==> 07-26 <==
// top_button_handler
module top_button_handler(
    input wire clk,
    input wire rst,
    input wire [3:0] btn,                
    input wire [3:0] sw_p,               
    input wire sw_au,                    
    input wire update_money,
    output reg [3:0] seg_0_data,         
    output reg [3:0] seg_1_data,         
    output reg [3:0] seg_2_data,         
    output reg [3:0] seg_3_data,          
    output wire rs, rw, en,
    output reg [3:0] led,
    output wire [7:0] data
);
Settings: LEC_CHECK=0, ABC_AREA=0, CAP_MARGIN=5, CELL_PAD_IN_SITES_DETAIL_PLACEMENT=1, CELL_PAD_IN_SITES_GLOBAL_PLACEMENT=0, CORE_ASPECT_RATIO=0.83, CORE_MARGIN=3, CORE_UTILIZATION=31, CTS_CLUSTER_DIAMETER=62, CTS_CLUSTER_SIZE=79, GPL_ROUTABILITY_DRIVEN=1, GPL_TIMING_DRIVEN=0, HOLD_SLACK_MARGIN=-0.02, MAX_ROUTING_LAYER=met4, MIN_ROUTING_LAYER=met1, PLACE_DENSITY_LB_ADDON=0.13, SETUP_SLACK_MARGIN=2.14, SLEW_MARGIN=20, TNS_END_PERCENT=70; clock period 32.1 ns.
run.sh (not shown) runs the stock make flow with config.mk's settings and CLKGATE_MAP_FILE=.
==> inputs of 06-20, as changes to 07-26 <==
Settings changed: ABC_AREA 0 to 1, CAP_MARGIN 5 to 20, CELL_PAD_IN_SITES_DETAIL_PLACEMENT 1 to unset, CELL_PAD_IN_SITES_GLOBAL_PLACEMENT 0 to unset, CORE_ASPECT_RATIO 0.83 to unset, CORE_MARGIN 3 to 2, CORE_UTILIZATION 31 to 68, CTS_CLUSTER_DIAMETER 62 to unset, CTS_CLUSTER_SIZE 79 to 96, GPL_ROUTABILITY_DRIVEN 1 to unset, GPL_TIMING_DRIVEN 0 to unset, HOLD_SLACK_MARGIN -0.02 to unset, MAX_ROUTING_LAYER met4 to unset, MIN_ROUTING_LAYER met1 to unset, PLACE_DENSITY_LB_ADDON 0.13 to unset, SETUP_SLACK_MARGIN 2.14 to unset, TNS_END_PERCENT 70 to unset.
==> flow/constraint.sdc (replaced) <==
create_clock -name core_clock -period 11.6 [get_ports {clk}]
set_input_delay 2.3200 -clock core_clock [delete_from_list [all_inputs] [get_ports {clk}]]
set_output_delay 2.3200 -clock core_clock [all_outputs]
set_load 0.01 [all_outputs]
==> inputs of 03-09, as changes to 07-26 <==
Settings changed: ABC_AREA 0 to unset, CAP_MARGIN 5 to 20, CELL_PAD_IN_SITES_DETAIL_PLACEMENT 1 to unset, CELL_PAD_IN_SITES_GLOBAL_PLACEMENT 0 to unset, CORE_ASPECT_RATIO 0.83 to unset, CORE_MARGIN 3 to 2, CORE_UTILIZATION 31 to 65, CTS_CLUSTER_DIAMETER 62 to unset, CTS_CLUSTER_SIZE 79 to unset, GPL_ROUTABILITY_DRIVEN 1 to unset, GPL_TIMING_DRIVEN 0 to unset, HOLD_SLACK_MARGIN -0.02 to unset, MAX_ROUTING_LAYER met4 to unset, MIN_ROUTING_LAYER met1 to unset, PLACE_DENSITY_LB_ADDON 0.13 to unset, SETUP_SLACK_MARGIN 2.14 to unset, TNS_END_PERCENT 70 to unset.
==> flow/constraint.sdc (replaced) <==
create_clock -name core_clock -period 14.5 [get_ports {clk}]
set_input_delay 2.9000 -clock core_clock [delete_from_list [all_inputs] [get_ports {clk}]]
set_output_delay 2.9000 -clock core_clock [all_outputs]
set_load 0.01 [all_outputs]
==> inputs of 01-12, as changes to 07-26 <==
Settings changed: ABC_AREA 0 to 1, CAP_MARGIN 5 to 40, CELL_PAD_IN_SITES_DETAIL_PLACEMENT 1 to 2, CELL_PAD_IN_SITES_GLOBAL_PLACEMENT 0 to unset, CORE_ASPECT_RATIO 0.83 to unset, CORE_MARGIN 3 to 2, CORE_UTILIZATION 31 to 28, CTS_CLUSTER_DIAMETER 62 to 299, CTS_CLUSTER_SIZE 79 to unset, GPL_ROUTABILITY_DRIVEN 1 to 0, HOLD_SLACK_MARGIN -0.02 to unset, MAX_ROUTING_LAYER met4 to met5, MIN_ROUTING_LAYER met1 to unset, PLACE_DENSITY_LB_ADDON 0.13 to 0.07, SETUP_SLACK_MARGIN 2.14 to 3.39, TNS_END_PERCENT 70 to 65.
==> flow/constraint.sdc (replaced) <==
create_clock -name core_clock -period 37.0 [get_ports {clk}]
set_input_delay 7.4000 -clock core_clock [delete_from_list [all_inputs] [get_ports {clk}]]
set_output_delay 7.4000 -clock core_clock [all_outputs]
set_load 0.01 [all_outputs]
==> comparison table <==
Critical Path Start: 01-12 counter[20]$_DFFE_PP0P_; 03-09 counter[29]$_DFFE_PP0P_; 07-26 counter[29]$_DFFE_PP0P_; 06-20 -
Total placed instance area: 01-12 41,200 um2; 03-09 44,400 um2; 07-26 40,800 um2; 06-20 43,400 um2
Final tally of setup violations: 01-12 0; 03-09 12; 07-26 0; 06-20 -
Portion of the layout cell area used by non-clock buffers: 01-12 3.54%; 03-09 14.0%; 07-26 3.59%; 06-20 -
Met3 Wirelength: 01-12 4330 um; 03-09 9450 um; 07-26 8580 um; 06-20 -
Dominant kind of cell by area: 01-12 combinational gates; 03-09 combinational gates; 07-26 combinational gates; 06-20 -
Flip-flop and latch count: 01-12 474; 03-09 474; 07-26 474; 06-20 -
Xor+xnor area frac: 01-12 4.86%; 03-09 7.75%; 07-26 7.75%; 06-20 4.86%
Tightest hold margin: 01-12 0.383 ns; 03-09 0.382 ns; 07-26 0.382 ns; 06-20 -
Setup crit end kind: 01-12 flop; 03-09 flop; 07-26 flop; 06-20 -
CTS tree: 01-12 built; 03-09 built; 07-26 built; 06-20 -
Result of the run: 01-12 no timing/DRC/antenna violations; 03-09 complete, but fails checks; 07-26 no timing/DRC/antenna violations; 06-20 did not finish
Last stage reached: 01-12 -; 03-09 -; 07-26 -; 06-20 global routing (5_1_grt)
Layout check failures: 01-12 -; 03-09 negative setup slack; 07-26 -; 06-20 -
Number of non-filler instances in the completed layout: 01-12 7,278; 03-09 6,118; 07-26 6,379; 06-20 -
Highest fanout seen on the critical path: 01-12 10; 03-09 6; 07-26 10; 06-20 -
Final Cycle Share: 01-12 48.8%; 03-09 121%; 07-26 70.4%; 06-20 -
Clk Latency, worst-skew pair: 01-12 0.72 ns; 03-09 0.63 ns; 07-26 0.66 ns; 06-20 -
Register fraction of the total cell area: 01-12 27.3%; 03-09 24.5%; 07-26 27.8%; 06-20 -
Multi-input logic portion of the cell area: 01-12 52.1%; 03-09 54.7%; 07-26 58.0%; 06-20 -
CP Depth: 01-12 136; 03-09 82; 07-26 68; 06-20 -
Area of the mapped netlist: 01-12 38,300 um2; 03-09 38,200 um2; 07-26 38,200 um2; 06-20 38,300 um2
Number of cells in the yosys synthesis report: 01-12 5,311; 03-09 4,642; 07-26 4,642; 06-20 5,311
